Setup of run 1:
## softmax_4
module softmax_4 (
    input wire clk,
    input wire reset,
    input wire start,
    input wire [15:0] in0, in1, in2, in3,     
    output reg [7:0] out0, out1, out2, out3, 
    output reg done
);
Size: ~12000 cells after synthesis, roughly 130 flip-flops.
==> flow/config.mk <==
export PLATFORM = sky130hd
export DESIGN_NAME = softmax_4
export DESIGN_NICKNAME = softmax_4
export VERILOG_FILES = /design/flow/design.v
export SDC_FILE = /design/flow/constraint.sdc
export NUM_CORES = 4
export LEC_CHECK = 0
export CAP_MARGIN = 25
export CELL_PAD_IN_SITES_GLOBAL_PLACEMENT = 1
export CORE_ASPECT_RATIO = 1.8
export CORE_MARGIN = 8
export CORE_UTILIZATION = 48
export CTS_CLUSTER_DIAMETER = 397
export CTS_CLUSTER_SIZE = 100
export GPL_TIMING_DRIVEN = 1
export MAX_ROUTING_LAYER = met4
export MIN_ROUTING_LAYER = met1
export PLACE_DENSITY_LB_ADDON = 0.24
export SLEW_MARGIN = 5
export TNS_END_PERCENT = 10
==> flow/constraint.sdc <==
create_clock -name core_clock -period 73.5 [get_ports {clk}]
set_input_delay 14.7000 -clock core_clock [delete_from_list [all_inputs] [get_ports {clk}]]
set_output_delay 14.7000 -clock core_clock [all_outputs]
set_load 0.01 [all_outputs]
run.sh (not shown) runs the stock make flow with config.mk's settings and CLKGATE_MAP_FILE=.
Run 1 finished every stage and its layout cleared the timing, DRC and antenna checks.
### run 1 -> run 2
Settings: a change of SLEW_MARGIN from 5 to 20; a deleted PLACE_DENSITY_LB_ADDON that had been 0.24; a deleted GPL_TIMING_DRIVEN that had been 1; a change of CAP_MARGIN from 25 to 20; a deleted CORE_ASPECT_RATIO that had been 1.8; a deleted TNS_END_PERCENT that had been 10; a change of CORE_MARGIN from 8 to 2; a deleted CTS_CLUSTER_DIAMETER that had been 397; a change of CORE_UTILIZATION from 48 to 66; a deleted MIN_ROUTING_LAYER that had been met1; a deleted MAX_ROUTING_LAYER that had been met4; a deleted CTS_CLUSTER_SIZE that had been 100; a deleted CELL_PAD_IN_SITES_GLOBAL_PLACEMENT that had been 1; a change of the clock period (ns, I/O delays scaled along) from 73.5 to 19.9.
- Run 2 did not make it past global routing (5_1_grt), where a tool error ended it.
- Relative to run 1, the number of buffers on the longest clock path of run 2 is lower by 1.
- Re synthesized-area fraction occupied by adder cells: no difference whatsoever between run 2 and run 1.
- Between run 2 and run 1, the post-synthesis share of cell area spent on xor and xnor gates figures differ only marginally.
#### Input delta (run 3 over run 2)
Settings: CTS_CLUSTER_SIZE: unset -> 33; CORE_UTILIZATION: 66 -> 70; CTS_CLUSTER_DIAMETER: unset -> 205.
### Flow results
- Run 3 never completed; the flow aborted with a tool error in clock tree synthesis (4_1_cts).
- [run 3] post-placement worst setup slack rose 98 ps relative to run 2
- For cell area reported after detailed placement, run 3 and run 2 come out practically identical.
- Going from run 2 to run 3, number of cells in the design after placement decreased by about 0.4% relative to the old numbers; number of I/O pins has remained practically unchanged; count of mapped cells out of synthesis stayed essentially flat.
- Run 3: initial standard-cell utilization of the core higher than run 2
- Compared with run 2, run 3 shows vertical die dimension that has gone down by a few percent.
- Run 3 ends up with a final weighted congestion in routability-driven placement that is 1.1% higher than in run 2.
- Run 3 gives less cell row count than run 2 did.
- Delta (run 3 minus run 2): fraction of registers with async set or reset after synthesis stayed essentially flat, chip width fell by 11 microns.
Inputs modified between run 3 and run 4:
Settings: CTS_CLUSTER_SIZE: 33 -> unset; CTS_CLUSTER_DIAMETER: 205 -> unset; CORE_UTILIZATION: 70 -> 57; the clock period (ns, I/O delays scaled along): 19.9 -> 48.8.
Findings:
Run 4 finished all stages; however, its layout fails the closing checks, the failures being setup timing. Per the comparison of run 4 with run 3, placed standard-cell area saw little to no change, global placer's final weighted congestion saw a decrease, number of rows in the core area saw an increase, mux share of post-synthesis cell area saw little to no change. From run 3 to run 4 the numbers moved as follows: area fraction in xor and xnor cells about even; placeable core area rose by 32000 sq um; die extent in x saw an increase; per-instance average area after synthesis has remained practically unchanged.
The inputs of run 5 differ from those of run 4 as listed below.
Settings: HOLD_SLACK_MARGIN: unset -> -0.1; ABC_AREA: unset -> 1; the clock period (ns, I/O delays scaled along): 48.8 -> 45.7.
## What came out
Run 5: aborted in global routing (5_1_grt) (tool error). | total standard cell area after synthesis | lower: run 4 |. Run 5 vs. run 4: initial cell density of the core higher; die area now sits higher; post-placement cell count rose by 2704. Changes observed in run 5 relative to run 4: worst setup slack before clock tree synthesis decreased by 5520 ps relative to the old numbers, post-CTS setup-driven buffer insertion count increased by about 200% relative to the old numbers, count of instantiated cells in the yosys netlist increased by 2237 relative to the old numbers.

## job 6089
Starting RTL as in the previous note.
Design softmax_4, start of the top module:
module softmax_4 (
    input wire clk,
    input wire reset,
    input wire start,
    input wire [15:0] in0, in1, in2, in3,     
    output reg [7:0] out0, out1, out2, out3, 
    output reg done
);
Settings: LEC_CHECK=0, CAP_MARGIN=20, CELL_PAD_IN_SITES_DETAIL_PLACEMENT=2, CORE_MARGIN=2, CORE_UTILIZATION=40, PLACE_DENSITY=0.48, SLEW_MARGIN=20; clock period 49.7 ns.
Status(job 6089) = ERROR, stage = 3_5_place_dp
What job 7156 does differently from job 6089 at the input level:
--- a/flow/config.mk
+++ b/flow/config.mk
@@ -9 +8,0 @@
-export CELL_PAD_IN_SITES_DETAIL_PLACEMENT = 2
@@ -12 +10,0 @@
-export PLACE_DENSITY = 0.48
==> flow/constraint.sdc <==
create_clock -name core_clock -period 57.9 [get_ports {clk}]
set_input_delay 11.5800 -clock core_clock [delete_from_list [all_inputs] [get_ports {clk}]]
set_output_delay 11.5800 -clock core_clock [all_outputs]
set_load 0.01 [all_outputs]
--- outcome ---
Every stage of the flow completed for job 7156, and the final layout passed the timing, DRC and antenna checks. Reported for job 7156 and job 6089, die size turned out identical to the last digit. Looking at job 7156 and job 6089, the floorplan core density is a wash. Reported for job 7156 and job 6089, floorplan row count turned out identical to the last digit. Standard cell core area: job 7156 vs job 6089 identical. Comparing job 6089 against job 7156, there is no change at all in adder and majority gate portion of the synthesized area. As far as chip area estimate from yosys synthesis goes, job 7156 and job 6089 are indistinguishable; the numbers are identical.
--- input diff job 7156..job 7776 ---
--- a/flow/config.mk
+++ b/flow/config.mk
@@ -10 +10 @@
-export CORE_UTILIZATION = 40
+export CORE_UTILIZATION = 58
==> flow/constraint.sdc <==
create_clock -name core_clock -period 56.0 [get_ports {clk}]
set_input_delay 11.2000 -clock core_clock [delete_from_list [all_inputs] [get_ports {clk}]]
set_output_delay 11.2000 -clock core_clock [all_outputs]
set_load 0.01 [all_outputs]
Relative to job 7156, count of inserted tapcells has decreased by 1,002 in job 7776. Of job 7156 and job 7776, job 7156 shows the higher width of the chip, with job 7776 below it. Job 7776 ends up with higher wire length of the first global-routing pass than job 7156 does. Job 7776 ended up with result3[0] as its endpoint of the worst setup timing path; job 7156 ended up with result2[0]. Slack of the worst reg-to-reg path down 1040 ps in job 7776 wrt job 7156. Re via density per instance: job 7776 is 0.55 up on job 7156. When job 7776 is set beside job 7156, its number of standard-cell rows in the floorplan turns out to be 31 smaller. Note that the count of clock-buffer cells in the layout recorded for job 7776 amounts to 0.875 times the value seen in job 7156. Compared to job 7156, job 7776 was floorplanned on a smaller die. Job 7776 against job 7156: peak supply drop +about 13%; overall power of the completed layout moved up.
> inputs changed (job 7776 -> job 769)
--- a/flow/config.mk
+++ b/flow/config.mk
@@ -10 +10 @@
-export CORE_UTILIZATION = 58
+export CORE_UTILIZATION = 40
==> flow/constraint.sdc <==
create_clock -name core_clock -period 60.0 [get_ports {clk}]
set_input_delay 12.0000 -clock core_clock [delete_from_list [all_inputs] [get_ports {clk}]]
set_output_delay 12.0000 -clock core_clock [all_outputs]
set_load 0.01 [all_outputs]
### Flow results
- [compare] base=job 7776 new=job 769: worst slew margin relative to its limit higher; reported combinational group power now sits lower; post-route standard cell area excluding fillers down 9.8%.
- Going from job 7776 to job 769, clock-buffer cell count shrinks by 2.
- Job 7776 -> job 769: footprint of the multi-input gates decreased by a few percent
- What job 7776 reported for HPWL reported at the end of detailed placement has to be multiplied by 0.923 to get the figure for job 769.
- The clock latency on the worst-skew pair of job 769 exceeds that of job 7776 by 40 ps.
- Job 7776 -> job 769: routed wire length decreased by a little under 10%
- Going from job 7776 to job 769, internal power contribution shrank by more than 10%.
- Setup WNS job 7776 -> job 769: better
- In the reports for job 7776 and job 769, the larger overall power after layout belongs to job 7776.

exp/fjord:
Starting RTL as in the previous note.
clock: 53.1 ns
lec_check: 0
cap_margin: 20
core_margin: 2
core_utilization: 71
cts_cluster_diameter: 363
cts_cluster_size: 41
max_routing_layer: met4
slew_margin: 20
[exp/fjord] flow finished | final checks: failed | reasons: negative setup slack
> inputs changed (exp/fjord -> exp/yarrow)
- clearing MAX_ROUTING_LAYER, which used to be met4
- swapping 71 for 52 in CORE_UTILIZATION
- clearing CTS_CLUSTER_DIAMETER, which used to be 363
- clearing CTS_CLUSTER_SIZE, which used to be 41
- swapping 53.1 for 55.4 in the clock period (ns, I/O delays scaled along)
--- outcome ---
exp/yarrow has completed all stages; timing, DRC and antenna checks passed.
Taking exp/fjord as the reference, in exp/yarrow count of clock-buffer cells in the layout decreased by 1 relative to the old numbers; number of global-route vias before repair now smaller; depth of the critical timing path with buffers and inverters included grew by 12; synthesized netlist net count held steady.
Changes in exp/violet relative to exp/yarrow:
- swapping 52 for 63 in CORE_UTILIZATION
- swapping 55.4 for 46.3 in the clock period (ns, I/O delays scaled along)
==> comparison <==
- global routing: exp/violet exited with error
- From exp/violet to exp/yarrow, area fraction in full adders, half adders and majority gates did not move at all.
- Of exp/violet and exp/yarrow, exp/yarrow shows the higher core footprint, with exp/violet below it.
- Diff exp/violet and exp/yarrow: quantity of gates resized following cts lower in exp/yarrow
- exp/violet -> exp/yarrow: post-cts hold buffer count delta 0, exact match
- Going from exp/yarrow to exp/violet, share of the synthesized netlist area taken by xor and xnor gates held, die width went down 40 um, die height went down 9.1%, minimum setup slack after placement went down 7.92 ns.
- Cell total after placement in exp/violet is about 7% higher than in exp/yarrow
- Changes observed in exp/violet relative to exp/yarrow: HPWL after detailed placement moved up, floorplan row count decreased by 8.8% relative to the old numbers.
Power is estimated from default activity; no workload was simulated.
